Design axis_uart_v1_0, start of the top module:
module axis_uart_v1_0 #(
	parameter integer BAUD_PRESCALER = 10,	 
	parameter integer PARITY = 0, 			 
	parameter integer BYTE_SIZE = 8, 		 
	parameter integer STOP_BITS = 0, 		 
	parameter integer FIFO_DEPTH = 16,		 
	parameter integer FLOW_CONTROL = 1,		 
	parameter integer DYNAMIC_CONFIG = 1	 
)
(
	input wire aclk,
	input wire aresetn,
	input wire [23:0]s_axis_config_tdata,	 
	input wire s_axis_config_tvalid,
	output wire s_axis_config_tready,
	input wire [15:0]s_axis_tdata,
	input wire s_axis_tvalid,
	output wire s_axis_tready,
	output wire [15:0]m_axis_tdata,
	output wire m_axis_tuser,				 
	output wire m_axis_tvalid,
	input wire m_axis_tready,
	output wire tx,
	input wire rx,
	output wire rts,						 
	input wire cts							 
);
Size: roughly 2900 cells after synthesis, ~750 flip-flops, about 69 I/O pins.
==> flow/config.mk <==
export PLATFORM = sky130hd
export DESIGN_NAME = axis_uart_v1_0
export DESIGN_NICKNAME = axis_uart_v1_0
export VERILOG_FILES = /design/flow/design.v
export SDC_FILE = /design/flow/constraint.sdc
export NUM_CORES = 4
export LEC_CHECK = 0
export CAP_MARGIN = 0
export CELL_PAD_IN_SITES_GLOBAL_PLACEMENT = 1
export CORE_ASPECT_RATIO = 1.86
export CORE_MARGIN = 2
export CORE_UTILIZATION = 63
export CTS_CLUSTER_DIAMETER = 302
export HOLD_SLACK_MARGIN = 0.14
export MAX_ROUTING_LAYER = met4
export SLEW_MARGIN = 20
==> flow/constraint.sdc <==
create_clock -name core_clock -period 4.55 [get_ports {aclk}]
set_input_delay 0.9100 -clock core_clock [delete_from_list [all_inputs] [get_ports {aclk}]]
set_output_delay 0.9100 -clock core_clock [all_outputs]
set_load 0.01 [all_outputs]
run.sh (not shown) runs the stock make flow with config.mk's settings and CLKGATE_MAP_FILE=.
The baseline ran to the end with no violations.
Next try:
- CAP_MARGIN: 0 -> 20
- CELL_PAD_IN_SITES_GLOBAL_PLACEMENT: 1 -> unset
- CORE_ASPECT_RATIO: 1.86 -> unset
- CORE_UTILIZATION: 63 -> 41
- CTS_CLUSTER_DIAMETER: 302 -> unset
- HOLD_SLACK_MARGIN: 0.14 -> unset
- MAX_ROUTING_LAYER: met4 -> unset
- clock period: 4.55 -> 5.79 ns (I/O delays scaled with it)
Outcome:
- wire length is higher by about 1%
- core utilization is lower by 24 points
- via count went down by about 1.2%
- cell count went up by about 12%
- clock power is lower by about 16%
- cell area is higher by about 1.7%
- clock skew grows by 0.030 ns
Next try:
- ABC_AREA: unset -> 1
- CORE_UTILIZATION: 41 -> 72
- CTS_CLUSTER_DIAMETER: unset -> 362
- clock period: 5.79 -> 3.22 ns (I/O delays scaled with it)
Effect:
- routed wire length rose by 12%
- worst setup slack is worse by 0.86 ns
- register-to-register slack degrades by 1.7 ns
- hold slack hardly moves
- clock power is higher by 78%
- non-clock buffer count rises by 81
Next try:
- ABC_AREA: 1 -> unset
- CORE_UTILIZATION: 72 -> 50
- CTS_CLUSTER_DIAMETER: 362 -> unset
- SETUP_SLACK_MARGIN: unset -> 1.51
- clock period: 3.22 -> 8.0 ns (I/O delays scaled with it)
After rerunning:
- cell area is about the same
- via count came out lower by 24%
- worst hold slack is worse by 0.010 ns
- core utilization came out lower by 26 points
Next try:
- CORE_UTILIZATION: 50 -> 63
- MAX_ROUTING_LAYER: unset -> met4
- SETUP_SLACK_MARGIN: 1.51 -> unset
=> The changed run completed with no timing, DRC or antenna violations. Sequential share of layout area grows by 0.35 points. Power shrinks by about 1.4%. Final area falls by 0.68%. Global-route usage goes up by 6.3 points. Synthesized cell count stays the same. Core utilization increases by 14 points. Fmax came out higher by about 2%. Sequential power barely changes. Final cell count drops by about 5%.
Next try:
- CORE_UTILIZATION: 63 -> 66
- SETUP_SLACK_MARGIN: unset -> 1.56
- clock period: 8.0 -> 6.48 ns (I/O delays scaled with it)
Via count increases slightly.
Register-to-register slack gets worse by 1.5 ns.
Design area stays flat.
Power increases by about a fifth.
Clock power increases by about a fifth.
Non-clock buffer count increases by 2.
Die size decreases by a few percent.
Worst setup slack gets worse by 0.65 ns.
Sequential power increases by about a fifth.
Final cell count decreases slightly.
Routed wire length decreases slightly.


axis_uart_v1_0 again, from the RTL that the note above started with.
Settings: LEC_CHECK=0, CAP_MARGIN=20, CELL_PAD_IN_SITES_DETAIL_PLACEMENT=2, CORE_ASPECT_RATIO=0.73, CORE_MARGIN=10, CORE_UTILIZATION=40, GPL_ROUTABILITY_DRIVEN=0, MAX_ROUTING_LAYER=met4, PLACE_DENSITY_LB_ADDON=0.14, SLEW_MARGIN=20; clock period 4.15 ns.
The first run passed the timing, DRC and antenna checks.
Edit:
Settings changed: CELL_PAD_IN_SITES_DETAIL_PLACEMENT 2 to unset, CORE_ASPECT_RATIO 0.73 to unset, CORE_MARGIN 10 to 2, GPL_ROUTABILITY_DRIVEN 0 to unset, MAX_ROUTING_LAYER met4 to unset, PLACE_DENSITY_LB_ADDON 0.14 to unset.
Clock period 4.15 ns to 5.79 ns, I/O delays scaled along.
Effect: Power shrinks by a quarter to a third. Combinational power shrinks by well over a third. Design area shrinks slightly.
Edit:
Clock period 5.79 ns to 8.0 ns, I/O delays scaled along.
The new run completed with no timing, DRC or antenna violations.
Via count climbs by 0.83%.
Wire length climbs by 1.1%.
Hold slack barely changes.
Die area does not change.
Count of clock-buffer cells in the layout climbs by 9.
Synthesized area does not change.
Worst setup slack gains 1300 ps.
Total power drops by 26%.
Combinational power drops by about 27%.
Edit:
Settings changed: CORE_UTILIZATION 40 to 64.
Clock period 8.0 ns to 6.48 ns, I/O delays scaled along.
The new run produced a clean layout.
Total power rises by 19%.
Count of clock-buffer cells in the layout falls by 10.
Die size falls by about 37%.
Synthesized cell count stays the same.
Setup slack is worse by 760 ps.
Clock power rises by about 15%.


Starting RTL as in the previous note.
clock: 3.22 ns
lec_check: 0
cap_margin: 20
core_margin: 2
core_utilization: 72
cts_cluster_size: 40
place_density_lb_addon: 0.0
setup_slack_margin: 0.82
slew_margin: 20
The starting point finished but failed the layout checks on setup timing.
Change:
- CORE_UTILIZATION: 72 -> 40
- CTS_CLUSTER_SIZE: 40 -> default
- PLACE_DENSITY_LB_ADDON: 0.0 -> default
- SETUP_SLACK_MARGIN: 0.82 -> default
- clock period: 3.22 -> 9.21 ns (I/O delays scaled with it)
=>
- The changed run went through all stages and came out clean
- core utilization went down by 46 points
- global-route usage went down by 22 points
- clock skew went down by 0.0043 ns
- non-clock buffer count went down by 232
- critical path depth went down by 2
Change:
- CORE_UTILIZATION: 40 -> 56
- clock period: 9.21 -> 3.22 ns (I/O delays scaled with it)
The new run reached the layout checks and failed them: setup timing.
Area after synthesis is unchanged.
Die area came out lower by 28%.
Setup slack gets worse by 3.4 ns.
Power came out higher to 2.9 times its value.
Via count came out higher by 0.87%.
Change:
- CAP_MARGIN: 20 -> 0
- CORE_UTILIZATION: 56 -> 68
- CTS_CLUSTER_DIAMETER: default -> 351
- CTS_CLUSTER_SIZE: default -> 26
- GPL_TIMING_DRIVEN: default -> 1
- PLACE_DENSITY_LB_ADDON: default -> 0.04
- SETUP_SLACK_MARGIN: default -> 0.59
- TNS_END_PERCENT: default -> 30
The new run finished but failed the layout checks on setup timing; synthesized area does not change; first-iteration DRC count goes up by about 20%; routed wire length is higher by about 2%; die area came out lower by about 17%; final cell count goes down by 5.3%.
Change:
- CAP_MARGIN: 0 -> 20
- CORE_UTILIZATION: 68 -> 64
- CTS_CLUSTER_DIAMETER: 351 -> default
- CTS_CLUSTER_SIZE: 26 -> default
- GPL_TIMING_DRIVEN: 1 -> default
- PLACE_DENSITY_LB_ADDON: 0.04 -> default
- SETUP_SLACK_MARGIN: 0.59 -> default
- TNS_END_PERCENT: 30 -> default
- clock period: 3.22 -> 4.05 ns (I/O delays scaled with it)
=> This time the run went through all stages and came out clean; hold slack improved by 0.0080 ns; die area rose by about 6%; final area drops by 3.0%; routed wire length went down by about 8%; cell count came out higher by 0.43%; critical path depth fell by 4; clock power goes up by 43%; clock-buffer cell count rises by 49; synthesized cell count is unchanged.
Power is estimated from default activity; no workload was simulated.
